Setup of job 101:
Design uart, start of the top module:
module uart #(
    parameter DATA_WIDTH = 8,
    parameter FIFO_DEPTH = 16
) (
    input  logic        clk_i,        
    input  logic        rst_ni,       
    input  logic        stb_i,        
    input  logic [ 1:0] adr_i,        
    input  logic [ 3:0] byte_sel_i,   
    input  logic        we_i,         
    input  logic [31:0] dat_i,        
    output logic [31:0] dat_o,        
    input  logic        uart_rx_i,    
    output logic        uart_tx_o     
);
For scale: about 1,700 cells after synthesis, about 390 flip-flops.
export LEC_CHECK = 0
export ABC_AREA = 1
export CAP_MARGIN = 0
export CORE_MARGIN = 2
export CORE_UTILIZATION = 72
export CTS_CLUSTER_DIAMETER = 178
export CTS_CLUSTER_SIZE = 15
export MIN_ROUTING_LAYER = met1
export PLACE_DENSITY_LB_ADDON = 0.07
export SETUP_SLACK_MARGIN = 0.29
export SLEW_MARGIN = 20
create_clock -name core_clock -period 2.57 [get_ports {clk_i}]
run.sh (not shown) runs the stock make flow with config.mk's settings and CLKGATE_MAP_FILE=.
## Diff of input files: job 102 against job 101
==> flow/config.mk <==
export PLATFORM = sky130hd
export DESIGN_NAME = uart
export DESIGN_NICKNAME = uart
export VERILOG_FILES = /design/flow/design.v
export SDC_FILE = /design/flow/constraint.sdc
export NUM_CORES = 4
export LEC_CHECK = 0
export ABC_AREA = 1
export CAP_MARGIN = 20
export CORE_MARGIN = 2
export CORE_UTILIZATION = 72
export CTS_CLUSTER_SIZE = 14
export PLACE_DENSITY_LB_ADDON = 0.05
export SETUP_SLACK_MARGIN = 0.74
export SLEW_MARGIN = 20
Notes after the runs:
- Job 102 finished all stages; layout check result: FAIL, due to setup timing.
- Job 102 vs job 101 on flip-flop and latch share of the layout cell area: job 102 is the lower one.
- Relative to job 101, instance count after placement with tap cells included has decreased by 15 in job 102.
- Job 102: total global-route track usage is 3.0 points higher than what job 101 reported.
- ~same share of synthesized area occupied by flip-flops and latches in job 102 and job 101
- Post-detailed-placement cell area on job 102 is up relative to job 101.
- Between job 101 and job 102, the number of combinational gates with multiple inputs does not differ in any meaningful way.
- Changes observed in job 102 relative to job 101: number of antenna violations at the first check in global routing increased 1; met2 layer wire length in the routed design increased 33%.
Input changes introduced in job 103 (baseline for comparison: job 102):
diff --git a/flow/config.mk b/flow/config.mk
--- a/flow/config.mk
+++ b/flow/config.mk
@@ -11,5 +11,6 @@
 export CORE_UTILIZATION = 72
+export CTS_CLUSTER_DIAMETER = 33
 export CTS_CLUSTER_SIZE = 14
 export PLACE_DENSITY_LB_ADDON = 0.05
-export SETUP_SLACK_MARGIN = 0.74
+export SETUP_SLACK_MARGIN = 0.36
 export SLEW_MARGIN = 20
--- outcome ---
- Job 103 vs. job 102: slew at the pin closest to its max-slew limit went up by 0.058 ns.
- Taking job 102 as the reference point, the count of cells along the worst register-to-register path of job 103 rises by 1.
- Relative to job 102, final cell count has gone down in job 103.
- Comparing job 103 and job 102, the lower critical path depth is on job 102.
- Re share of final layout cell area taken by clock buffers and inverters: job 103 and job 102 aren't equal, and the higher value belongs to job 103.
- Job 103 completed end to end with timing, DRC and antenna clean.
Input changes introduced in job 104 (baseline for comparison: job 103):
diff --git a/flow/config.mk b/flow/config.mk
--- a/flow/config.mk
+++ b/flow/config.mk
@@ -11,6 +11,3 @@
 export CORE_UTILIZATION = 72
-export CTS_CLUSTER_DIAMETER = 33
-export CTS_CLUSTER_SIZE = 14
-export PLACE_DENSITY_LB_ADDON = 0.05
-export SETUP_SLACK_MARGIN = 0.36
+export CTS_CLUSTER_SIZE = 13
 export SLEW_MARGIN = 20
==> comparison <==
Multi-input combinational area share across job 103 and job 104: no real change.
Relative to job 103, global-route usage has decreased by 2.7 points in job 104.
What job 104 reported for cell area after layout has to be multiplied by 1.06 to get the figure for job 103.
Job 104 went all the way through the flow, and no timing, DRC or antenna check failed.
## Diff of input files: job 105 against job 104
diff --git a/flow/config.mk b/flow/config.mk
--- a/flow/config.mk
+++ b/flow/config.mk
@@ -8,6 +8,9 @@
 export ABC_AREA = 1
-export CAP_MARGIN = 20
+export CAP_MARGIN = 0
 export CORE_MARGIN = 2
 export CORE_UTILIZATION = 72
-export CTS_CLUSTER_SIZE = 13
+export CTS_CLUSTER_DIAMETER = 357
+export CTS_CLUSTER_SIZE = 21
+export PLACE_DENSITY = 0.4
+export SETUP_SLACK_MARGIN = 0.37
 export SLEW_MARGIN = 20
--- outcome ---
Job 105 vs job 104 — post-synthesis to final-layout area growth rose 0.37 points. Job 105 packs its core tighter than job 104. Compared with job 104, in job 105 area taken by flip-flops and latches closely matched the old numbers; post-route minimum period decreased by 0.19 ns relative to the old numbers. [compare] base=job 104 new=job 105: combinational share of cell area saw an increase, depth of the critical timing path with buffers and inverters included saw an increase. Cmp job 105 vs job 104: part of the total power dissipated in the clock network lower in job 105. Looking at endpoint required time on the critical path, job 105 sits 0.75 ns above job 104.

========
Starting RTL as in the previous note.
Settings: LEC_CHECK=0, ABC_AREA=1, CAP_MARGIN=25, CELL_PAD_IN_SITES_GLOBAL_PLACEMENT=0, CORE_ASPECT_RATIO=1.3, CORE_MARGIN=2, CORE_UTILIZATION=22, CTS_CLUSTER_DIAMETER=215, GPL_ROUTABILITY_DRIVEN=0, MAX_ROUTING_LAYER=met4, MIN_ROUTING_LAYER=met2, PLACE_DENSITY_LB_ADDON=0.07, SETUP_SLACK_MARGIN=0.77, SLEW_MARGIN=20, TNS_END_PERCENT=25; clock period 4.57 ns.
Next try:
==> flow/config.mk (replaced) <==
export PLATFORM = sky130hd
export DESIGN_NAME = uart
export DESIGN_NICKNAME = uart
export VERILOG_FILES = /design/flow/design.v
export SDC_FILE = /design/flow/constraint.sdc
export NUM_CORES = 4
export LEC_CHECK = 0
export CAP_MARGIN = 20
export CORE_MARGIN = 2
export CORE_UTILIZATION = 40
export PLACE_DENSITY = 0.6
export SLEW_MARGIN = 20
==> flow/constraint.sdc (replaced) <==
create_clock -name core_clock -period 10.0 [get_ports {clk_i}]
set_input_delay 2.0000 -clock core_clock [delete_from_list [all_inputs] [get_ports {clk_i}]]
set_output_delay 2.0000 -clock core_clock [all_outputs]
set_load 0.01 [all_outputs]
Total power went down by 58%.
Setup slack gains 4.2 ns.
Sequential power went down by 55%.
Sequential cell count is unchanged.
Next try:
--- a/flow/config.mk
+++ b/flow/config.mk
@@ -7,0 +8 @@
+export ABC_AREA = 1
@@ -10,2 +11,3 @@
-export CORE_UTILIZATION = 40
-export PLACE_DENSITY = 0.6
+export CORE_UTILIZATION = 70
+export CTS_CLUSTER_SIZE = 21
+export SETUP_SLACK_MARGIN = 0.63
==> flow/constraint.sdc (replaced) <==
create_clock -name core_clock -period 2.57 [get_ports {clk_i}]
set_input_delay 0.5140 -clock core_clock [delete_from_list [all_inputs] [get_ports {clk_i}]]
set_output_delay 0.5140 -clock core_clock [all_outputs]
set_load 0.01 [all_outputs]
The changed run passed the timing, design-rule and antenna checks.
Final area goes up by roughly a tenth.
Wire length goes up by a quarter to a third.
Non-clock buffer count goes up by 140.
Setup slack loses 5.2 ns.
Register-to-register slack loses 5.6 ns.
Global-route usage goes up by 18 points.
Final cell count goes up by a quarter to a third.

========
== old ==
Starting RTL as in the previous note.
==> flow/design.v (excerpt) <==
module uart #(
    parameter DATA_WIDTH = 8,
    parameter FIFO_DEPTH = 16
) (
    input  logic        clk_i,        
    input  logic        rst_ni,       
    input  logic        stb_i,        
    input  logic [ 1:0] adr_i,        
    input  logic [ 3:0] byte_sel_i,   
    input  logic        we_i,         
    input  logic [31:0] dat_i,        
    output logic [31:0] dat_o,        
    input  logic        uart_rx_i,    
    output logic        uart_tx_o     
);
clock: 10.0 ns
lec_check: 0
abc_area: 1
cap_margin: 20
cell_pad_in_sites_detail_placement: 0
core_margin: 2
core_utilization: 47
gpl_timing_driven: 1
place_density_lb_addon: 0.13
slew_margin: 20
tns_end_percent: 70
For new, these inputs were changed with respect to old:
Settings: clearing TNS_END_PERCENT, which used to be 70; putting PLACE_DENSITY at 0.6 where nothing was set; clearing GPL_TIMING_DRIVEN, which used to be 1; clearing CELL_PAD_IN_SITES_DETAIL_PLACEMENT, which used to be 0; putting CTS_CLUSTER_DIAMETER at 397 where nothing was set; clearing PLACE_DENSITY_LB_ADDON, which used to be 0.13; swapping 47 for 72 in CORE_UTILIZATION; swapping 10.0 for 2.62 in the clock period (ns, I/O delays scaled along).
Findings:
Total clock network power grows by more than 100% when moving from old to new.
Largest net degree at the start of global routing shrinks by a few percent when moving from old to new.
new vs old on post-placement cell area: new is the higher one.
Between new and old, layout buffering overhead excluding clock cells is higher for new, old comes in under that.
Summary of the comparison: number of placement rows is lower in new, relative to old.

========
Starting RTL as in the previous note.
Settings: LEC_CHECK=0, ABC_AREA=1, CAP_MARGIN=20, CORE_MARGIN=2, CORE_UTILIZATION=72, CTS_CLUSTER_DIAMETER=45, CTS_CLUSTER_SIZE=74, PLACE_DENSITY=0.35, SETUP_SLACK_MARGIN=1.5, SLEW_MARGIN=20; clock period 5.3 ns.
The starting point ran to the end with no violations.
Then changed:
CTS_CLUSTER_DIAMETER = 37   (was 45)
CTS_CLUSTER_SIZE = 14   (was 74)
PLACE_DENSITY = 0.4   (was 0.35)
SETUP_SLACK_MARGIN = 0.64   (was 1.5)
clock period = 2.57 ns   (was 5.3 ns; I/O delays follow)
Outcome: The new run completed without violations; non-clock buffer count went up by 150; clock-buffer cell count went up by 14; global-route usage went up by 6.7 points; utilization went up by 11 points; power went up by well over a third; wire length went up by well over a third; clock power went up to 2.5 times its value; via count went up by about a fifth; sequential power went up by well over a third; cell count went up by a little under a tenth; final area went up by about a fifth.
Then changed:
CTS_CLUSTER_DIAMETER = 64   (was 37)
CTS_CLUSTER_SIZE = 13   (was 14)
PLACE_DENSITY = default   (was 0.4)
PLACE_DENSITY_LB_ADDON = 0.06   (was default)
SETUP_SLACK_MARGIN = 0.74   (was 0.64)
Result: Now the flow reached the layout checks and failed them: negative setup slack; final area is higher by 2.1%; worst hold slack gains 0.21 ns; wire length is higher by 24%; area after synthesis does not change; register-to-register slack loses 0.23 ns.
Then changed:
CAP_MARGIN = 0   (was 20)
CTS_CLUSTER_DIAMETER = 178   (was 64)
MIN_ROUTING_LAYER = met1   (was default)
PLACE_DENSITY_LB_ADDON = 0.07   (was 0.06)
SETUP_SLACK_MARGIN = 0.35   (was 0.74)
Outcome: The changed run finished clean; clock skew rose by 0.0037 ns; sequential share of layout area rose by 4.8 points; worst hold slack loses 0.069 ns; final area fell by 9.4%; clock-buffer cell count fell by 2; synthesized area is unchanged; via count fell by 18%; core utilization fell by 8.7 points; maximum frequency rose by 16%; worst setup slack gains 0.38 ns.
Then changed:
CTS_CLUSTER_DIAMETER = 38   (was 178)
GPL_ROUTABILITY_DRIVEN = 0   (was default)
SETUP_SLACK_MARGIN = 0.34   (was 0.35)
After rerunning: Total power came out higher by roughly a tenth; design area rises by a few percent; final cell count is higher slightly; clock skew fell by 0.0046 ns; routed wire length came out higher by a few percent; fmax is lower by a few percent.
Power is estimated from default activity; no workload was simulated.
